// calculator
module calculator (input CLOCK_50,
							input RESET,
							input KEYPRESSED,
							input [3:0] KEYCODE,
							input [3:0] KEY,
							output [0:6] HEX0, HEX1, HEX2, HEX3, HEX4, HEX5, HEX6, HEX7
							);
For scale: ~8900 cells after synthesis, about 220 flip-flops, roughly 67 I/O pins, about 0.051 mm2 of cells after synthesis.
export LEC_CHECK = 0
export ABC_AREA = 1
export CAP_MARGIN = 10
export CELL_PAD_IN_SITES_GLOBAL_PLACEMENT = 3
export CORE_MARGIN = 3
export CORE_UTILIZATION = 19
export CTS_CLUSTER_DIAMETER = 53
export GPL_TIMING_DRIVEN = 1
export PLACE_DENSITY_LB_ADDON = 0.12
export SETUP_SLACK_MARGIN = 5.0
export SLEW_MARGIN = 0
export TNS_END_PERCENT = 70
create_clock -name core_clock -period 58.1 [get_ports {CLOCK_50}]
run.sh (not shown) runs the stock make flow with config.mk's settings and CLKGATE_MAP_FILE=.
Next try:
--- a/flow/config.mk
+++ b/flow/config.mk
@@ -9,4 +9,4 @@
-export CAP_MARGIN = 10
-export CELL_PAD_IN_SITES_GLOBAL_PLACEMENT = 3
-export CORE_MARGIN = 3
-export CORE_UTILIZATION = 19
+export CAP_MARGIN = 20
+export CELL_PAD_IN_SITES_GLOBAL_PLACEMENT = 0
+export CORE_MARGIN = 2
+export CORE_UTILIZATION = 64
@@ -14,2 +14 @@
-export GPL_TIMING_DRIVEN = 1
-export PLACE_DENSITY_LB_ADDON = 0.12
+export PLACE_DENSITY = 0.48
@@ -18 +16,0 @@
-export TNS_END_PERCENT = 70
==> flow/constraint.sdc (replaced) <==
create_clock -name core_clock -period 68.8 [get_ports {CLOCK_50}]
set_input_delay 13.7600 -clock core_clock [delete_from_list [all_inputs] [get_ports {CLOCK_50}]]
set_output_delay 13.7600 -clock core_clock [all_outputs]
set_load 0.01 [all_outputs]
- The new run finished with timing, DRC and antenna clean
- non-clock buffer count goes down by 42
- sequential cell count is unchanged
- setup slack is better by 12000 ps
- final area falls by a few percent
- area after synthesis is unchanged
- first-iteration DRC count goes up by well over a third
- routed wire length fell by a quarter to a third
- maximum frequency grows by a few percent
Next try:
--- a/flow/config.mk
+++ b/flow/config.mk
@@ -10 +9,0 @@
-export CELL_PAD_IN_SITES_GLOBAL_PLACEMENT = 0
@@ -12,5 +11,2 @@
-export CORE_UTILIZATION = 64
-export CTS_CLUSTER_DIAMETER = 53
-export PLACE_DENSITY = 0.48
-export SETUP_SLACK_MARGIN = 5.0
-export SLEW_MARGIN = 0
+export CORE_UTILIZATION = 11
+export SLEW_MARGIN = 20
==> flow/constraint.sdc (replaced) <==
create_clock -name core_clock -period 71.7 [get_ports {CLOCK_50}]
set_input_delay 14.3400 -clock core_clock [delete_from_list [all_inputs] [get_ports {CLOCK_50}]]
set_output_delay 14.3400 -clock core_clock [all_outputs]
set_load 0.01 [all_outputs]
Result:
- non-clock buffer count grows by 11
- worst hold slack stays flat
- register-to-register slack gets better by 2400 ps
- via count shrinks by 2.3%
- setup slack gets better by 2400 ps
- global-route usage shrinks by 30 points
- routed wire length grows by 2.7%
- design area grows by 12%
- clock-buffer cell count shrinks by 4
- flip-flop count stays the same


Setup of cedar:
calculator again, from the RTL that the note above started with.
## calculator
module calculator (input CLOCK_50,
							input RESET,
							input KEYPRESSED,
							input [3:0] KEYCODE,
							input [3:0] KEY,
							output [0:6] HEX0, HEX1, HEX2, HEX3, HEX4, HEX5, HEX6, HEX7
							);
		wire clockmain = CLOCK_50;
		wire rst = RESET;
		wire [3:0] keycode = KEYCODE;
		wire keystrobe;
		wire load_A, load_B;
		wire bksp_A, bksp_B;
		posedgetrigger keypressedge (.clock(clockmain), .rst(rst), .signal(KEYPRESSED), .strobe(keystrobe));
		wire dig_strobe, reset_strobe, ex_strobe, op_strobe, sub_strobe;
		wire [3:0] dig_code;
		wire [1:0] op_code;
		inputhandler keypad (
			.keystrobe(keystrobe),
			.keycode(keycode),
			.dig_strobe(dig_strobe),
			.reset_strobe(reset_strobe),
			.ex_strobe(ex_strobe),
			.op_strobe(op_strobe),
			.sub_strobe(sub_strobe),
			.dig_code(dig_code),
			.op_code(op_code)
		);
		wire bksp_strobe, MS_strobe, MR_strobe, MC_strobe;
		PBhandler PB (
			.KEY(KEY),
			.clock(clockmain),
			.rst(rst),
			.bksp_strobe(bksp_strobe),
			.MS_strobe(MS_strobe),
			.MR_strobe(MR_strobe),
			.MC_strobe(MC_strobe)
		);
		wire [1:0] display_select;
  ...
clock: 69.1 ns
lec_check: 0
abc_area: 1
cap_margin: 20
cell_pad_in_sites_detail_placement: 2
cell_pad_in_sites_global_placement: 2
core_aspect_ratio: 1.68
core_margin: 3
core_utilization: 40
cts_cluster_size: 64
gpl_timing_driven: 1
max_routing_layer: met4
min_routing_layer: met2
slew_margin: 20
Stage in which a tool error killed cedar: detailed placement (3_5_place_dp).
Setup changes, cedar to onyx
Settings: GPL_TIMING_DRIVEN removed (was 1); MAX_ROUTING_LAYER removed (was met4); CELL_PAD_IN_SITES_GLOBAL_PLACEMENT removed (was 2); CORE_MARGIN changed from 3 to 2; MIN_ROUTING_LAYER removed (was met2); CTS_CLUSTER_SIZE removed (was 64); CELL_PAD_IN_SITES_DETAIL_PLACEMENT removed (was 2); CORE_ASPECT_RATIO removed (was 1.68); the clock period (ns, I/O delays scaled along) changed from 69.1 to 50.0.
Notes after the runs:
onyx went all the way through synthesis, placement and routing and the layout is clean on timing, DRC and antenna. The final estimated routing congestion in global placement reported for onyx is smaller than that of cedar by about 9%. Going from cedar to onyx, count of distinct cell types in the synthesized netlist closely matched the old numbers. Reported for cedar and onyx, total cell area reported by yosys after synthesis turned out identical to the last digit. Of cedar and onyx, onyx shows the higher die span in x, with cedar below it. On starting density of the core, onyx tracks cedar almost exactly. Floorplan check, onyx vs cedar: die outline smaller in onyx.
#### Input delta (zinc over onyx)
Settings: putting SETUP_SLACK_MARGIN at 1.74 where nothing was set; putting CELL_PAD_IN_SITES_DETAIL_PLACEMENT at 2 where nothing was set; putting CELL_PAD_IN_SITES_GLOBAL_PLACEMENT at 2 where nothing was set; swapping 2 for 9 in CORE_MARGIN; swapping 20 for 25 in SLEW_MARGIN; putting PLACE_DENSITY_LB_ADDON at 0.18 where nothing was set; swapping 40 for 23 in CORE_UTILIZATION; putting CORE_ASPECT_RATIO at 1.03 where nothing was set; swapping 1 for 0 in ABC_AREA.
[summary]
Via count delta for zinc relative to onyx: about 0.36% higher. Re x dimension of the die: zinc is 36% up on onyx. Count of non-CTS inverters in the layout, zinc and onyx: higher on onyx. zinc: count of filler cells inserted in the layout 13541 above onyx. | die area | zinc vs onyx | 91% higher |. zinc ran to completion and came out clean on the timing, design-rule and antenna checks. Run comparison: onyx endpoint of the most critical setup path alu_1.remainder[18]; zinc endpoint of the most critical setup path alu_1.result[9]. Run comparison: zinc largest non-sequential cell family by area AND-OR/OR-AND gates; onyx largest non-sequential cell family by area simple AND/OR/NAND/NOR gates.
> inputs changed (zinc -> ember)
Settings: swapping 25 for 20 in SLEW_MARGIN; clearing SETUP_SLACK_MARGIN, which used to be 1.74; clearing CELL_PAD_IN_SITES_GLOBAL_PLACEMENT, which used to be 2; clearing PLACE_DENSITY_LB_ADDON, which used to be 0.18; clearing CORE_ASPECT_RATIO, which used to be 1.03; swapping 9 for 2 in CORE_MARGIN; clearing CELL_PAD_IN_SITES_DETAIL_PLACEMENT, which used to be 2; swapping 23 for 44 in CORE_UTILIZATION; swapping 0 for 1 in ABC_AREA; swapping 50.0 for 33.3 in the clock period (ns, I/O delays scaled along).
Findings:
- Of ember and zinc, zinc shows the higher required time of the worst setup path, with ember below it.
- ember reports a lower antenna diode count than zinc does.
- Sort ember and zinc by wire length after detailed routing desc -> top: zinc


calculator again, from the RTL that the note above started with.
make LEC_CHECK=0 ABC_AREA=0 CAP_MARGIN=20 CELL_PAD_IN_SITES_GLOBAL_PLACEMENT=1 CORE_MARGIN=3 CORE_UTILIZATION=19 CTS_CLUSTER_DIAMETER=53 CTS_CLUSTER_SIZE=16 PLACE_DENSITY=0.48 SETUP_SLACK_MARGIN=5.0 SLEW_MARGIN=0 TNS_END_PERCENT=15 finish   # period 58.1 ns
Change:
Settings changed: ABC_AREA 0 to 1, CELL_PAD_IN_SITES_GLOBAL_PLACEMENT 1 to 0, CORE_ASPECT_RATIO set to 1.12, CORE_MARGIN 3 to 2, CORE_UTILIZATION 19 to 70, CTS_CLUSTER_SIZE 16 to not set, TNS_END_PERCENT 15 to 5.
Clock period 58.1 ns to 68.8 ns, I/O delays scaled along.
The new run produced a clean layout.
Count of clock-buffer cells in the layout is lower by 13.
Routed wire length is lower by 22%.
Synthesized area is lower by about 4%.
Cell count is lower by about 13%.
Non-clock buffer count is lower by 38.
Synthesized cell count is higher by 18%.
Utilization is higher by 53 points.
Register-to-register slack gets better by 22 ns.
Fmax is higher by about 30%.
Change:
Settings changed: CELL_PAD_IN_SITES_GLOBAL_PLACEMENT 0 to not set, CORE_ASPECT_RATIO 1.12 to not set, CORE_UTILIZATION 70 to 72, CTS_CLUSTER_DIAMETER 53 to 180, CTS_CLUSTER_SIZE set to 96, PLACE_DENSITY 0.48 to not set, SLEW_MARGIN 0 to 20.
Clock period 68.8 ns to 21.3 ns, I/O delays scaled along.
The new run failed in global routing on GRT-0228.
Die size decreases by 2.7%.
Area after synthesis does not change.
Synthesized cell count stays the same.


== wip/onyx ==
calculator again, from the RTL that the note above started with.
make LEC_CHECK=0 ABC_AREA=1 CAP_MARGIN=20 CELL_PAD_IN_SITES_GLOBAL_PLACEMENT=0 CORE_MARGIN=3 CORE_UTILIZATION=58 CTS_CLUSTER_DIAMETER=253 PLACE_DENSITY_LB_ADDON=0.09 SETUP_SLACK_MARGIN=-0.66 SLEW_MARGIN=40 finish   # period 22.3 ns
What the final checks of wip/onyx revealed, after a flow that finished every stage, was a layout that fails on negative setup slack.
Inputs modified between wip/onyx and wip/sierra:
==> flow/config.mk <==
export PLATFORM = sky130hd
export DESIGN_NAME = calculator
export DESIGN_NICKNAME = calculator
export VERILOG_FILES = /design/flow/design.v
export SDC_FILE = /design/flow/constraint.sdc
export NUM_CORES = 4
export LEC_CHECK = 0
export ABC_AREA = 1
export CAP_MARGIN = 20
export CORE_MARGIN = 2
export CORE_UTILIZATION = 68
export CTS_CLUSTER_SIZE = 34
export SLEW_MARGIN = 20
==> flow/constraint.sdc <==
create_clock -name core_clock -period 21.4 [get_ports {CLOCK_50}]
set_input_delay 4.2800 -clock core_clock [delete_from_list [all_inputs] [get_ports {CLOCK_50}]]
set_output_delay 4.2800 -clock core_clock [all_outputs]
set_load 0.01 [all_outputs]
Findings:
wip/sierra failed in global routing (5_1_grt) with ODB-0269. Taking wip/onyx as 1.0, wip/sierra lands at 0.889 on TritonCTS buffer count. Area of the chip (wip/sierra vs. wip/onyx) decreases by more than 10%. Initial cell density of the core, wip/onyx and wip/sierra: larger value in wip/sierra.
### wip/sierra -> wip/ember
diff --git a/flow/config.mk b/flow/config.mk
--- a/flow/config.mk
+++ b/flow/config.mk
@@ -11,2 +11 @@
-export CORE_UTILIZATION = 68
-export CTS_CLUSTER_SIZE = 34
+export CORE_UTILIZATION = 69
==> flow/constraint.sdc <==
create_clock -name core_clock -period 37.2 [get_ports {CLOCK_50}]
set_input_delay 7.4400 -clock core_clock [delete_from_list [all_inputs] [get_ports {CLOCK_50}]]
set_output_delay 7.4400 -clock core_clock [all_outputs]
set_load 0.01 [all_outputs]
Notes after the runs:
No stage failed in wip/ember, and the final checks on the layout all came back clean.
Changes observed in wip/ember relative to wip/sierra: post-CTS setup buffer count now smaller, post-cts resize count now smaller, pre-placement core utilization now larger, area inside the core boundary now smaller, height of the chip now smaller.
Comparing wip/ember against wip/sierra, there is no change at all in area of the synthesized netlist per yosys stat.
What wip/sierra reported for placed wire-length estimate after detailed placement has to be multiplied by 0.902 to get the figure for wip/ember.
On die size: between wip/sierra and wip/ember, it ends up lower for wip/ember.
### wip/ember -> wip/raven
diff --git a/flow/config.mk b/flow/config.mk
--- a/flow/config.mk
+++ b/flow/config.mk
@@ -11 +11,2 @@
-export CORE_UTILIZATION = 69
+export CORE_UTILIZATION = 40
+export SETUP_SLACK_MARGIN = 5.0
==> flow/constraint.sdc <==
create_clock -name core_clock -period 38.4 [get_ports {CLOCK_50}]
set_input_delay 7.6800 -clock core_clock [delete_from_list [all_inputs] [get_ports {CLOCK_50}]]
set_output_delay 7.6800 -clock core_clock [all_outputs]
set_load 0.01 [all_outputs]
[summary]
Tap cell count: wip/raven and wip/ember compared, higher one is wip/raven
The more densely filled core belongs to wip/ember, not wip/raven.
Re yosys stat chip area: no difference whatsoever between wip/ember and wip/raven.
Maximum frequency delta (wip/raven − wip/ember): favourable
In wip/raven, design area is higher than in wip/ember.
wip/raven against wip/ember: routed length per instance moved down, number of nets in the finished design moved up.
STATUS time the worst path needs with I/O delays and setup: wip/raven wins against wip/ember
Ratio of final minimum period to clock period: wip/raven lower than wip/ember
Insertion delay of the later-clocked pin in the worst-skew pair sits higher in wip/raven than in wip/ember.
Setup changes, wip/raven to wip/lagoon
diff --git a/flow/config.mk b/flow/config.mk
--- a/flow/config.mk
+++ b/flow/config.mk
@@ -11,2 +11,2 @@
-export CORE_UTILIZATION = 40
-export SETUP_SLACK_MARGIN = 5.0
+export CORE_UTILIZATION = 59
+export PLACE_DENSITY_LB_ADDON = 0.0
==> flow/constraint.sdc <==
create_clock -name core_clock -period 59.3 [get_ports {CLOCK_50}]
set_input_delay 11.8600 -clock core_clock [delete_from_list [all_inputs] [get_ports {CLOCK_50}]]
set_output_delay 11.8600 -clock core_clock [all_outputs]
set_load 0.01 [all_outputs]
==> comparison <==
From wip/lagoon to wip/raven, post-synth tally of flip-flops with integrated enable did not move at all. wip/lagoon packs its core more tightly than wip/raven. Setup slack: wip/lagoon more than wip/raven. Simple logic cell fraction of the synthesized area: wip/lagoon vs wip/raven identical.
